## logarithm
module logarithm #(
	parameter n = 16,
	parameter m = 24,
	parameter k = 5 ,
	parameter p = 24
) (
	input        clk  ,  
	input        reset,  
	input        start,
	input  [0:n] x    ,
	output [1:p] y    ,
	output reg   done
);
For scale: roughly 2,200 cells after synthesis, ~45 I/O pins, roughly 20,000 µm² of cells after synthesis.
make LEC_CHECK=0 CAP_MARGIN=0 CORE_MARGIN=2 CORE_UTILIZATION=72 CTS_CLUSTER_DIAMETER=29 CTS_CLUSTER_SIZE=72 PLACE_DENSITY_LB_ADDON=0.0 SETUP_SLACK_MARGIN=1.9 SLEW_MARGIN=20 TNS_END_PERCENT=40 finish   # period 7.75 ns
run.sh (not shown) runs the stock make flow with config.mk's settings and CLKGATE_MAP_FILE=.
The first run passed the timing, DRC and antenna checks.
Edit:
CTS_CLUSTER_DIAMETER = 362   (was 29)
CTS_CLUSTER_SIZE = not set   (was 72)
SETUP_SLACK_MARGIN = not set   (was 1.9)
TNS_END_PERCENT = not set   (was 40)
clock period = 6.93 ns   (was 7.75 ns; I/O delays follow)
Result: The new run produced a layout that fails on setup timing; wire length grows by 4.3%; worst hold slack improved by 23 ps; design area grows by 6.4%; utilization grows by 5.2 points; critical path depth grows by 2; synthesized cell count stays the same.
Edit:
CAP_MARGIN = 20   (was 0)
CTS_CLUSTER_DIAMETER = not set   (was 362)
CTS_CLUSTER_SIZE = 80   (was not set)
SETUP_SLACK_MARGIN = 1.63   (was not set)
clock period = 5.6 ns   (was 6.93 ns; I/O delays follow)
The changed run finished but fails on setup timing.
Clock skew rose by 6.2 ps.
Sequential cell count stays the same.
Cell count rose by a few percent.
Design area rose by a few percent.
Edit:
CORE_UTILIZATION = 40   (was 72)
CTS_CLUSTER_SIZE = not set   (was 80)
PLACE_DENSITY_LB_ADDON = not set   (was 0.0)
SETUP_SLACK_MARGIN = not set   (was 1.63)
clock period = 9.0 ns   (was 5.6 ns; I/O delays follow)
What happened: This time the run passed the timing, DRC and antenna checks; final cell count falls by 2.4%; worst setup slack improved by 2800 ps; maximum frequency came out lower by 7.3%; die area came out higher by 78%; synthesized area stays the same; hold slack loses 45 ps; cell area went down by 14%; count of clock-buffer cells in the layout went down by 1.
Edit:
ABC_AREA = 1   (was not set)
CELL_PAD_IN_SITES_GLOBAL_PLACEMENT = 2   (was not set)
CTS_CLUSTER_DIAMETER = 342   (was not set)
CTS_CLUSTER_SIZE = 99   (was not set)
After rerunning: The changed run completed with no timing, DRC or antenna violations. Setup slack is better by 850 ps. Utilization fell by 0.29 points. Non-clock buffer count fell by 3. Final area rose by 6.8%. Final cell count rose by 22%. Worst hold slack is worse by 7.9 ps. Flip-flop count does not change. Routed wire length rose by 22%. Synthesized area rose by 7.7%.
Edit:
ABC_AREA = 0   (was 1)
PLACE_DENSITY_LB_ADDON = 0.3   (was not set)
TNS_END_PERCENT = 10   (was not set)
Result: Synthesized area shrinks by 7.2%. Cell count shrinks by 18%. Final area shrinks by 6.3%. Worst hold slack is about the same. Synthesized cell count shrinks by 22%. First-iteration DRC count shrinks by 29%.

* * *

logarithm again, from the RTL that the note above started with.
export LEC_CHECK = 0
export CAP_MARGIN = 40
export CORE_MARGIN = 2
export CORE_UTILIZATION = 72
export CTS_CLUSTER_SIZE = 26
export PLACE_DENSITY_LB_ADDON = 0.0
export SETUP_SLACK_MARGIN = 1.9
export SLEW_MARGIN = 5
export TNS_END_PERCENT = 40
create_clock -name core_clock -period 7.75 [get_ports {clk}]
The baseline ran to the end with no violations.
Rerun with:
- CAP_MARGIN: 40 -> 20
- CTS_CLUSTER_SIZE: 26 -> 82
- SETUP_SLACK_MARGIN: 1.9 -> 2.06
- SLEW_MARGIN: 5 -> 20
- TNS_END_PERCENT: 40 -> 35
- clock period: 7.75 -> 7.02 ns (I/O delays scaled with it)
With this change the flow completed, yet does not pass: negative setup slack.
Design area went up slightly.
Final cell count grows by a few percent.
Utilization goes up by 1.3 points.
Worst setup slack loses 1200 ps.
Global-route usage grows by 1.7 points.
Worst hold slack improved by 45 ps.
Count of clock-buffer cells in the layout climbs by 2.
Register-to-register slack gets worse by 1200 ps.
Sequential share of layout area went down by 0.19 points.
Rerun with:
- ABC_AREA: default -> 1
- CTS_CLUSTER_SIZE: 82 -> default
- PLACE_DENSITY: default -> 0.41
- PLACE_DENSITY_LB_ADDON: 0.0 -> default
- SETUP_SLACK_MARGIN: 2.06 -> 0.39
- TNS_END_PERCENT: 35 -> default
- clock period: 7.02 -> 7.3 ns (I/O delays scaled with it)
This time the run completed without violations.
Routed wire length went down by a few percent.
Cell count came out higher by about a fifth.
Hold slack loses 67 ps.
Cell area falls slightly.
Critical path depth is lower by 2.
Via count rises by roughly a tenth.
Register-to-register slack gets better by 1200 ps.
Rerun with:
- ABC_AREA: 1 -> default
- CORE_UTILIZATION: 72 -> 64
- PLACE_DENSITY: 0.41 -> default
- SETUP_SLACK_MARGIN: 0.39 -> default
- clock period: 7.3 -> 8.17 ns (I/O delays scaled with it)
=> Synthesized cell count fell by 22%; worst hold slack improves by 50 ps; cell count fell by 18%; setup slack degrades by 380 ps; sequential share of layout area rose by 0.38 points; die size rose by 4.3%; wire length fell by 12%; first-iteration DRC count fell by 29%; final area fell by 6.8%.

* * *

The RTL this note starts from:
==> flow/design.v <==
module logarithm #(
	parameter n = 16,
	parameter m = 24,
	parameter k = 5 ,
	parameter p = 24
) (
	input        clk  ,  
	input        reset,  
	input        start,
	input  [0:n] x    ,
	output [1:p] y    ,
	output reg   done
);
	reg [2:0] current_state;
	reg [2:0] next_state   ;
	wire      z_gt2        ;
	wire      i_positive   ;
	reg [2:0] sel_z        ;
	reg       load_z       ;
	reg       sel_i        ;
	reg       load_i       ;
	reg       shift_y      ;
	reg  [  m+1:0] z           ;
	wire [  m+1:0] trunc_square;
	wire [  m+1:0] trunc_div   ;
	wire [  m+1:0] z_input     ;
	reg  [  k-1:0] i           ;
	wire [  k-1:0] i_input     ;
	wire [  k-1:0] i_minus_1   ;
	reg  [    1:p] yy          ;
	wire [    m:0] mult_in     ;
	wire [2*m+1:0] mult_out    ;
	assign z_input = (sel_z == 2'd00) ?  {1'b0, x, {(m-n){1'd0}}} :
	(sel_z == 2'd01) ? 	trunc_square :
	trunc_div;
	assign mult_in     = z[m:0];
	assign mult_out     = mult_in * mult_in;
	assign trunc_square = mult_out[2*m+1:m];
	assign trunc_div    = {1'd0, z[m+1:1]};
	always @(posedge clk or negedge reset) begin : proc_z
		if(~reset) begin
			z <= 0;
		end else begin
			if (load_z == 1'b1)
				z <= z_input;
		end
	end
	assign i_input = sel_i ? i_minus_1 : p;
	assign i_minus_1 = i - 1;
	wire [15:0] binary_p = p;
	always @(posedge clk or negedge reset) begin : proc_i
		if(~reset) begin
			i <= 0;
		end else begin
			if (load_i == 1'b1)
				i <= i_input;
		end
	end
	always @(posedge clk or negedge reset) begin : proc_yy
		if(~reset) begin
			yy <= 0;
		end else begin
			if (shift_y == 1'b1)
				yy <= {yy[2:p], z[m+1]};
		end
	end
	always @(posedge clk or negedge reset) begin : proc_current_state
		if(~reset) begin
			current_state <= 0;
		end else begin
			current_state <= next_state;
		end
	end
	assign i_positive = i ? 1 : 0;
	assign z_gt2 = z[m+1];
	assign y = yy;
	always @(*) begin
		next_state = current_state;
		case (current_state)
			3'd0 : begin
				if (~start)
					next_state = 3'd1;
			end
			3'd1 : begin
				if (start)
					next_state = 3'd2;
			end
			3'd2 : begin
				next_state = 3'd3;
			end
			3'd3 : begin
				next_state = 3'd4;
			end
			3'd4 : begin
				if (z_gt2)
					next_state = 3'd5;
				else
					next_state = 3'd6;
			end
			3'd5 : begin
				next_state = 3'd6;
			end
			3'd6 : begin
				if (i_positive)
					next_state = 3'd3;
				else
					next_state = 3'd0;
			end
			default : next_state = 3'd0;
		endcase
	end
	always @(*) begin
		case (current_state)
			3'd0, 3'd1: begin
				sel_z   = 2'b00;
				load_z  = 1'b0;
				sel_i   = 1'b0;
				load_i  = 1'b0;
				shift_y = 1'b0;
				done    = 1'b1;
			end
			3'd2 : begin
				sel_z   = 2'b00;
				load_z  = 1'b1;
				sel_i   = 1'b0;
				load_i  = 1'b1;
				shift_y = 1'b0;
				done    = 1'b0;
			end
			3'd3 : begin
				sel_z   = 2'b01;
				load_z  = 1'b1;
				sel_i   = 1'b1;
				load_i  = 1'b1;
				shift_y = 1'b0;
				done    = 1'b0;
			end
			3'd4 : begin
				sel_z   = 2'b00;
				load_z  = 1'b0;
				sel_i   = 1'b0;
				load_i  = 1'b0;
				shift_y = 1'b1;
				done    = 1'b0;
			end
			3'd5 : begin
				sel_z   = 2'b10;
				load_z  = 1'b1;
				sel_i   = 1'b0;
				load_i  = 1'b0;
				shift_y = 1'b0;
				done    = 1'b0;
			end
			3'd6 : begin
				sel_z   = 2'b00;
				load_z  = 1'b0;
				sel_i   = 1'b0;
				load_i  = 1'b0;
				shift_y = 1'b0;
				done    = 1'b0;
			end
			default : begin
				sel_z   = 2'b00;
				load_z  = 1'b0;
				sel_i   = 1'b0;
				load_i  = 1'b0;
				shift_y = 1'b0;
				done    = 1'b0;
			end
		endcase
	end
endmodule
Settings: LEC_CHECK=0, ABC_AREA=1, CAP_MARGIN=20, CELL_PAD_IN_SITES_DETAIL_PLACEMENT=0, CORE_MARGIN=2, CORE_UTILIZATION=72, CTS_CLUSTER_DIAMETER=301, CTS_CLUSTER_SIZE=77, GPL_TIMING_DRIVEN=1, HOLD_SLACK_MARGIN=0.25, MIN_ROUTING_LAYER=met1, PLACE_DENSITY_LB_ADDON=0.07, SETUP_SLACK_MARGIN=1.0, SLEW_MARGIN=20, TNS_END_PERCENT=5; clock period 5.73 ns.
The first run finished but failed the layout checks on setup timing.
Next try:
SETUP_SLACK_MARGIN = not set   (was 1.0)
TNS_END_PERCENT = not set   (was 5)
clock period = 6.56 ns   (was 5.73 ns; I/O delays follow)
The new run produced a layout that fails on setup timing.
Global-route usage came out lower by 7.8 points.
Routed wire length went down by 18%.
Setup slack gets better by 1.1 ns.
Cell count shrinks by 2.6%.
Via count falls by 8.3%.
Clock-buffer cell count went down by 1.
Clock skew is about the same.
Die area is unchanged.
Design area falls by 3.6%.
Worst hold slack gets worse by 0.019 ns.
Next try:
CELL_PAD_IN_SITES_DETAIL_PLACEMENT = not set   (was 0)
CTS_CLUSTER_DIAMETER = 44   (was 301)
CTS_CLUSTER_SIZE = 76   (was 77)
GPL_TIMING_DRIVEN = not set   (was 1)
HOLD_SLACK_MARGIN = not set   (was 0.25)
MIN_ROUTING_LAYER = not set   (was met1)
PLACE_DENSITY_LB_ADDON = not set   (was 0.07)
clock period = 8.37 ns   (was 6.56 ns; I/O delays follow)
Outcome:
- With this change the flow produced a clean layout
- global-route usage came out lower by 3.2 points
- first-iteration DRC count came out lower by 34%
- routed wire length came out lower by 19%
- register-to-register slack gets better by 1.2 ns
- setup slack gets better by 1.2 ns
- non-clock buffer count came out lower by 181
- sequential share of layout area came out higher by 0.54 points
Next try:
ABC_AREA = not set   (was 1)
CAP_MARGIN = 40   (was 20)
CTS_CLUSTER_DIAMETER = not set   (was 44)
CTS_CLUSTER_SIZE = not set   (was 76)
PLACE_DENSITY_LB_ADDON = 0.0   (was not set)
clock period = 6.93 ns   (was 8.37 ns; I/O delays follow)
=>
- The changed run finished with setup timing left
- synthesized cell count falls by about a fifth
- die size came out lower by a little under a tenth
- setup slack degrades by 1.4 ns
Next try:
CAP_MARGIN = 20   (was 40)
CTS_CLUSTER_SIZE = 26   (was not set)
SETUP_SLACK_MARGIN = 1.9   (was not set)
TNS_END_PERCENT = 40   (was not set)
clock period = 7.75 ns   (was 6.93 ns; I/O delays follow)
Effect:
- This time the run passed the timing, DRC and antenna checks
- count of clock-buffer cells in the layout stays the same
- global-route usage went down by 0.51 points
- routed wire length decreases by a few percent
- maximum frequency increases by a few percent
- worst setup slack gets better by 0.97 ns
- sequential share of layout area climbs by 0.60 points
- area after synthesis stays the same
- utilization is lower by 5.6 points
Next try:
CTS_CLUSTER_SIZE = not set   (was 26)
SETUP_SLACK_MARGIN = not set   (was 1.9)
TNS_END_PERCENT = not set   (was 40)
clock period = 7.02 ns   (was 7.75 ns; I/O delays follow)
What happened:
- With this change the flow produced a layout that fails on setup timing
- maximum frequency barely changes
- cell count rises by a few percent
- global-route usage falls by 0.41 points
- die area stays the same
- final area rises by a few percent
- critical path depth rises by 2
- worst hold slack gains 0.0097 ns
- count of clock-buffer cells in the layout rises by 2

* * *

// logarithm: RTL as listed in full above, without the edits since
clock: 8.37 ns
lec_check: 0
abc_area: 1
cap_margin: 20
core_margin: 2
core_utilization: 66
cts_cluster_diameter: 44
cts_cluster_size: 72
hold_slack_margin: 0.29
slew_margin: 20
Edit:
CTS_CLUSTER_DIAMETER = 333   (was 44)
HOLD_SLACK_MARGIN = default   (was 0.29)
Outcome: The new run produced a clean layout. Count of clock-buffer cells in the layout stays the same. Die size does not change. Worst setup slack stays the same. Non-clock buffer count does not change. Final area is unchanged. Synthesized area is unchanged. Register-to-register slack barely changes. Hold slack stays the same. Global-route usage stays the same. Final cell count is unchanged.
Edit:
ABC_AREA = default   (was 1)
CORE_UTILIZATION = 71   (was 66)
CTS_CLUSTER_DIAMETER = 44   (was 333)
CTS_CLUSTER_SIZE = 31   (was 72)
PLACE_DENSITY = 0.65   (was default)
Result:
- cell count goes down by about 20%
- maximum frequency goes down by about 10%
- die area goes down by about 13%
Edit:
CORE_UTILIZATION = 70   (was 71)
CTS_CLUSTER_DIAMETER = 219   (was 44)
CTS_CLUSTER_SIZE = default   (was 31)
PLACE_DENSITY = default   (was 0.65)
SETUP_SLACK_MARGIN = 0.87   (was default)
clock period = 2.94 ns   (was 8.37 ns; I/O delays follow)
Result:
- This time the run reached the layout checks and failed them: setup timing
- flip-flop count is unchanged
- setup slack degrades by 4.6 ns
- register-to-register slack degrades by 4.6 ns
- global-route usage goes up by 3.8 points
- wire length is higher by about 19%

* * *

RTL: the design.v shown in full above, as it stands there.
make LEC_CHECK=0 ABC_AREA=1 CAP_MARGIN=20 CORE_MARGIN=2 CORE_UTILIZATION=55 CTS_CLUSTER_DIAMETER=372 CTS_CLUSTER_SIZE=98 SETUP_SLACK_MARGIN=0.66 SLEW_MARGIN=20 TNS_END_PERCENT=10 finish   # period 5.72 ns
The starting point reached the layout checks and failed them: setup timing.
Change:
- CORE_UTILIZATION: 55 -> 45
- CTS_CLUSTER_DIAMETER: 372 -> 160
- CTS_CLUSTER_SIZE: 98 -> 100
- SETUP_SLACK_MARGIN: 0.66 -> unset
- TNS_END_PERCENT: 10 -> unset
- clock period: 5.72 -> 9.0 ns (I/O delays scaled with it)
The changed run finished clean.
Synthesized area stays the same.
Clock-buffer cell count stays the same.
Die area rises by about 22%.
Via count falls by about 7%.
Global-route usage falls by 6.8 points.
Change:
- CORE_UTILIZATION: 45 -> 69
- HOLD_SLACK_MARGIN: unset -> 0.26
- TNS_END_PERCENT: unset -> 5
Outcome: Final cell count is lower by 6.4%; global-route usage is higher by 12 points; first-iteration DRC count is higher by 50%; worst hold slack gets worse by 0.013 ns; cell area is lower by 1.1%; worst setup slack gets better by 0.068 ns; via count is higher by 2.4%; synthesized area does not change; fmax is higher by 0.95%; flip-flop count is unchanged.
Change:
- ABC_AREA: 1 -> unset
- CORE_UTILIZATION: 69 -> 40
- CTS_CLUSTER_DIAMETER: 160 -> 395
- HOLD_SLACK_MARGIN: 0.26 -> unset
- TNS_END_PERCENT: 5 -> 25
Result: The new run completed with no timing, DRC or antenna violations; synthesized area came out lower by 7.2%; final area is lower by 4.7%; cell count is lower by about 10%; wire length goes down by 8.4%; global-route usage came out lower by 16 points.
Change:
- ABC_AREA: unset -> 1
- CORE_ASPECT_RATIO: unset -> 0.55
- CORE_UTILIZATION: 40 -> 46
- CTS_CLUSTER_DIAMETER: 395 -> unset
- CTS_CLUSTER_SIZE: 100 -> 78
- PLACE_DENSITY_LB_ADDON: unset -> 0.08
- SLEW_MARGIN: 20 -> 5
- TNS_END_PERCENT: 25 -> unset
The changed run passed the timing, DRC and antenna checks.
Final cell count rose by about a fifth.
Sequential share of layout area fell by 0.43 points.
Die area fell by a few percent.
Core utilization rose by 6.7 points.
Change:
- ABC_AREA: 1 -> unset
- CORE_ASPECT_RATIO: 0.55 -> unset
- CORE_UTILIZATION: 46 -> 60
- CTS_CLUSTER_SIZE: 78 -> 34
- MIN_ROUTING_LAYER: unset -> met2
- PLACE_DENSITY_LB_ADDON: 0.08 -> unset
- SLEW_MARGIN: 5 -> 20
What happened: Sequential share of layout area is higher by 0.52 points. Routed wire length is lower by roughly a tenth. Synthesized cell count is lower by about a fifth. Core utilization is higher by 14 points.
